Design SVD, start of the top module:
module SVD (
    clk,
    rst,
    we,
    oe,
    data_i,
    element_sel,
    ready,
    data_o_UV,
    data_o_S
);
Size: ~52000 um^2 of cells after synthesis.
Settings: LEC_CHECK=0, CAP_MARGIN=20, CORE_MARGIN=2, CORE_UTILIZATION=72, PLACE_DENSITY=0.67, SETUP_SLACK_MARGIN=-0.3, SLEW_MARGIN=20; clock period 5.46 ns.
run.sh (not shown) runs the stock make flow with config.mk's settings and CLKGATE_MAP_FILE=.
The starting point reached the layout checks and failed them: negative setup slack.
Rerun with:
ABC_AREA = 1   (was unset)
CORE_UTILIZATION = 71   (was 72)
CTS_CLUSTER_DIAMETER = 232   (was unset)
PLACE_DENSITY = unset   (was 0.67)
PLACE_DENSITY_LB_ADDON = 0.01   (was unset)
SETUP_SLACK_MARGIN = unset   (was -0.3)
clock period = 5.14 ns   (was 5.46 ns; I/O delays follow)
Result: The new run finished with negative setup slack left; clock skew falls by 0.0043 ns; die area rises by 3.7%; synthesized area rises by 2.3%; maximum frequency rises by 12%; final area rises by 3.1%; global-route usage rises by 1.6 points; non-clock buffer count falls by 218; routed wire length rises by 14%.
Rerun with:
ABC_AREA = unset   (was 1)
CORE_UTILIZATION = 40   (was 71)
CTS_CLUSTER_DIAMETER = unset   (was 232)
PLACE_DENSITY_LB_ADDON = unset   (was 0.01)
SETUP_SLACK_MARGIN = 0.25   (was unset)
clock period = 7.48 ns   (was 5.14 ns; I/O delays follow)
=> The new run produced a clean layout. Global-route usage came out lower by 24 points. Utilization decreases by 40 points. Clock-buffer cell count rose by 7. Clock skew falls by 0.011 ns. Synthesized cell count falls by 23%. Worst hold slack improves by 0.054 ns.
Rerun with:
CAP_MARGIN = 40   (was 20)
CORE_UTILIZATION = 72   (was 40)
PLACE_DENSITY_LB_ADDON = 0.0   (was unset)
SETUP_SLACK_MARGIN = unset   (was 0.25)
TNS_END_PERCENT = 5   (was unset)
clock period = 5.62 ns   (was 7.48 ns; I/O delays follow)
Outcome:
- With this change the flow finished but failed the layout checks on negative setup slack
- setup slack is worse by 0.89 ns
- sequential share of layout area went down by 0.62 points
- critical path depth went up by 5
- core utilization came out higher by 40 points
- cell area climbs by a few percent
- synthesized area stays the same
- die size fell by well over a third
- wire length went up by a little under a tenth
- sequential cell count does not change
- maximum frequency grows by about a fifth

========
SVD again, from the RTL that the note above started with.
clock: 6.05 ns
lec_check: 0
abc_area: 1
cap_margin: 20
core_margin: 2
core_utilization: 72
hold_slack_margin: 0.3
max_routing_layer: met4
place_density_lb_addon: 0.2
setup_slack_margin: 1.79
slew_margin: 20
The starting point stopped in global routing, error GRT-0232.
==> next run, changes <==
--- a/flow/config.mk
+++ b/flow/config.mk
@@ -8 +7,0 @@
-export ABC_AREA = 1
@@ -11,5 +10 @@
-export CORE_UTILIZATION = 72
-export HOLD_SLACK_MARGIN = 0.3
-export MAX_ROUTING_LAYER = met4
-export PLACE_DENSITY_LB_ADDON = 0.2
-export SETUP_SLACK_MARGIN = 1.79
+export CORE_UTILIZATION = 40
==> flow/constraint.sdc (replaced) <==
create_clock -name core_clock -period 7.2 [get_ports {clk}]
set_input_delay 1.4400 -clock core_clock [delete_from_list [all_inputs] [get_ports {clk}]]
set_output_delay 1.4400 -clock core_clock [all_outputs]
set_load 0.01 [all_outputs]
Result:
- This time the run completed without violations
- area after synthesis fell by a few percent
- synthesized cell count fell by a quarter to a third
- die size rose by well over a third
==> next run, changes <==
--- a/flow/config.mk
+++ b/flow/config.mk
@@ -10 +10 @@
-export CORE_UTILIZATION = 40
+export CORE_UTILIZATION = 68
==> flow/constraint.sdc (replaced) <==
create_clock -name core_clock -period 12.6 [get_ports {clk}]
set_input_delay 2.5200 -clock core_clock [delete_from_list [all_inputs] [get_ports {clk}]]
set_output_delay 2.5200 -clock core_clock [all_outputs]
set_load 0.01 [all_outputs]
After rerunning:
- final cell count came out lower by 11%
- hold slack improves by 8.1 ps
- non-clock buffer count went down by 65
- global-route usage increases by 16 points
- setup slack is better by 3300 ps
- sequential share of layout area goes up by 0.28 points
- count of clock-buffer cells in the layout rises by 2
==> next run, changes <==
--- a/flow/config.mk
+++ b/flow/config.mk
@@ -10 +10,3 @@
-export CORE_UTILIZATION = 68
+export CORE_UTILIZATION = 72
+export PLACE_DENSITY = 0.4
+export SETUP_SLACK_MARGIN = 0.19
==> flow/constraint.sdc (replaced) <==
create_clock -name core_clock -period 5.0 [get_ports {clk}]
set_input_delay 1.0000 -clock core_clock [delete_from_list [all_inputs] [get_ports {clk}]]
set_output_delay 1.0000 -clock core_clock [all_outputs]
set_load 0.01 [all_outputs]
- This time the run failed in global routing on GRT-0232
- die size shrinks by 5.5%
- synthesized area stays the same
- synthesized cell count does not change

========
Setup of run A:
Starting RTL as in the previous note.
// SVD
module SVD (
    clk,
    rst,
    we,
    oe,
    data_i,
    element_sel,
    ready,
    data_o_UV,
    data_o_S
);
input                clk;
input                rst;
input                we;
input                oe;
input         [1:0]  element_sel;
input         [4:0]  data_i;
output reg           ready;
output        [7:0]  data_o_UV;
output        [6:0]  data_o_S;
parameter STAND_BY   = 3'd0;
parameter DATA_IN    = 3'd1;
parameter CACULATION = 3'd2;
parameter READY      = 3'd3;
parameter DATA_OUT   = 3'd4;
parameter INPUT_0    = 2'd0;
parameter INPUT_1    = 2'd1;
parameter INPUT_2    = 2'd2;
parameter INPUT_3    = 2'd3;
parameter OUTPUT_0   = 2'd0;
parameter OUTPUT_1   = 2'd1;
parameter OUTPUT_2   = 2'd2;
parameter OUTPUT_3   = 2'd3;
wire                 next_start;
wire                 next_output_bit_sel;
wire                 finish;
wire                 ready_next;
reg           [2:0]  state;
reg           [2:0]  next_state;
  ...
clock: 4.16 ns
lec_check: 0
abc_area: 1
cap_margin: 0
core_aspect_ratio: 0.5
core_margin: 2
core_utilization: 72
cts_cluster_diameter: 367
cts_cluster_size: 95
place_density: 0.4
setup_slack_margin: 0.85
slew_margin: 20
tns_end_percent: 10
Tool error GRT-0116 stopped run A during 5_1_grt; no final results.
Here is what was changed in the inputs of run B compared with run A.
- TNS_END_PERCENT: 10 -> unset
- CAP_MARGIN: 0 -> 20
- SETUP_SLACK_MARGIN: 0.85 -> unset
- PLACE_DENSITY: 0.4 -> unset
- CTS_CLUSTER_SIZE: 95 -> unset
- ABC_AREA: 1 -> unset
- CTS_CLUSTER_DIAMETER: 367 -> unset
- CORE_ASPECT_RATIO: 0.5 -> unset
- CORE_UTILIZATION: 72 -> 40
- the clock period (ns, I/O delays scaled along): 4.16 -> 7.48
Run B | status: complete | timing, DRC, antenna: pass. Die area: lower on run A. Summary of the comparison: synthesized area is lower in run B, relative to run A. Share of synthesized cell area in full adder, half adder and majority cells up 0.79 points in run B wrt run A.
For run C, these inputs were changed with respect to run B:
- changing CORE_UTILIZATION from 40 to 11
- changing the clock period (ns, I/O delays scaled along) from 7.48 to 12.6
[summary]
- No stage failed in run C, and the final checks on the layout all came back clean.
- Summary of run C over run B: global routing usage on met1 down 25 points, count of inserted antenna diode cells rose by 3.
- Changes observed in run C relative to run B: post-layout instance count excluding filler cells went up; via count of the first global-routing pass moved down.
- Against run B as the reference, run C delivers a higher design area.
- Sequential fraction of total cell area in run C is 0.86 points below run B.
- Looking at destination of the critical timing path, the data_o_S[6] result is from run C; the S[1][17] one comes from run B.
The following lists how run D was set up differently from run C:
- putting PLACE_DENSITY_LB_ADDON at 0.2 where nothing was set
- putting SETUP_SLACK_MARGIN at 1.79 where nothing was set
- swapping 11 for 72 in CORE_UTILIZATION
- putting ABC_AREA at 1 where nothing was set
- putting MAX_ROUTING_LAYER at met4 where nothing was set
- swapping 12.6 for 6.05 in the clock period (ns, I/O delays scaled along)
[summary]
For run D, the flow was terminated by a tool error in 5_1_grt and produced no final design.
Compared to run C, run D has number of unique standard cell types used by synthesis 27 lower.
Synthesized area (higher): run D
Relative to run C, the synthesized cell count measured on run D has increased by more than a quarter.
Taking run C as 1.0, run D lands at 0.39 on number of standard-cell rows in the floorplan.
[inputs] run E vs run D
- PLACE_DENSITY_LB_ADDON no longer set, was 0.2
- MAX_ROUTING_LAYER no longer set, was met4
- ABC_AREA no longer set, was 1
- SETUP_SLACK_MARGIN now 0.85, was 1.79
- the clock period (ns, I/O delays scaled along) now 7.74, was 6.05
[summary]
Per the final summary, run E finished and its layout is clean on timing, DRC and antenna.
Compared with run D, chip area estimate from yosys synthesis in run E decreased by a few percent.
Relative to run D, the post-synthesis instance total measured on run E has decreased by more than 10%.
Run D → run E: count of placed standard cells including taps decreased by 1854 relative to the old numbers, clock sink total closely matched the old numbers, post-synthesis cell count from yosys decreased by about 23% relative to the old numbers, synthesized area decreased by 0.0012 sq mm relative to the old numbers.
Relative to run D, the die outline area of run E is lower by about 2.2%.
Diff run E and run D: post-synthesis share of cell area spent on xor and xnor gates higher in run E
As far as effective utilization at floorplan is concerned, run E and run D perform about the same.
Relative to run D, the synthesized netlist net count measured on run E has decreased by more than 10%.
The inputs of run F differ from those of run E as listed below.
- CORE_UTILIZATION changed from 72 to 49
- SETUP_SLACK_MARGIN removed (was 0.85)
- the clock period (ns, I/O delays scaled along) changed from 7.74 to 7.48
[summary]
Per the comparison of run F with run E, total number of vias decreased by about 4% relative to the old numbers; wire length of the first global-routing pass rose 8.2 mm.
Number of diodes, run F and run E: smaller value in run E
Compared to run E, the routing of run F uses more wire.
sky130_fd_sc_hd__dfrtp_4 as the slowest library cell on the worst path was reported by run F, and sky130_fd_sc_hd__mux4_2 by run E.
Taking run F as 1.0, run E lands at 0.68 on number of tapcells.
Changes observed in run F relative to run E: clock buffer count in the final layout down 2; design area up about 1.2%.
Run E -> run F: sequential portion of the cell area flat
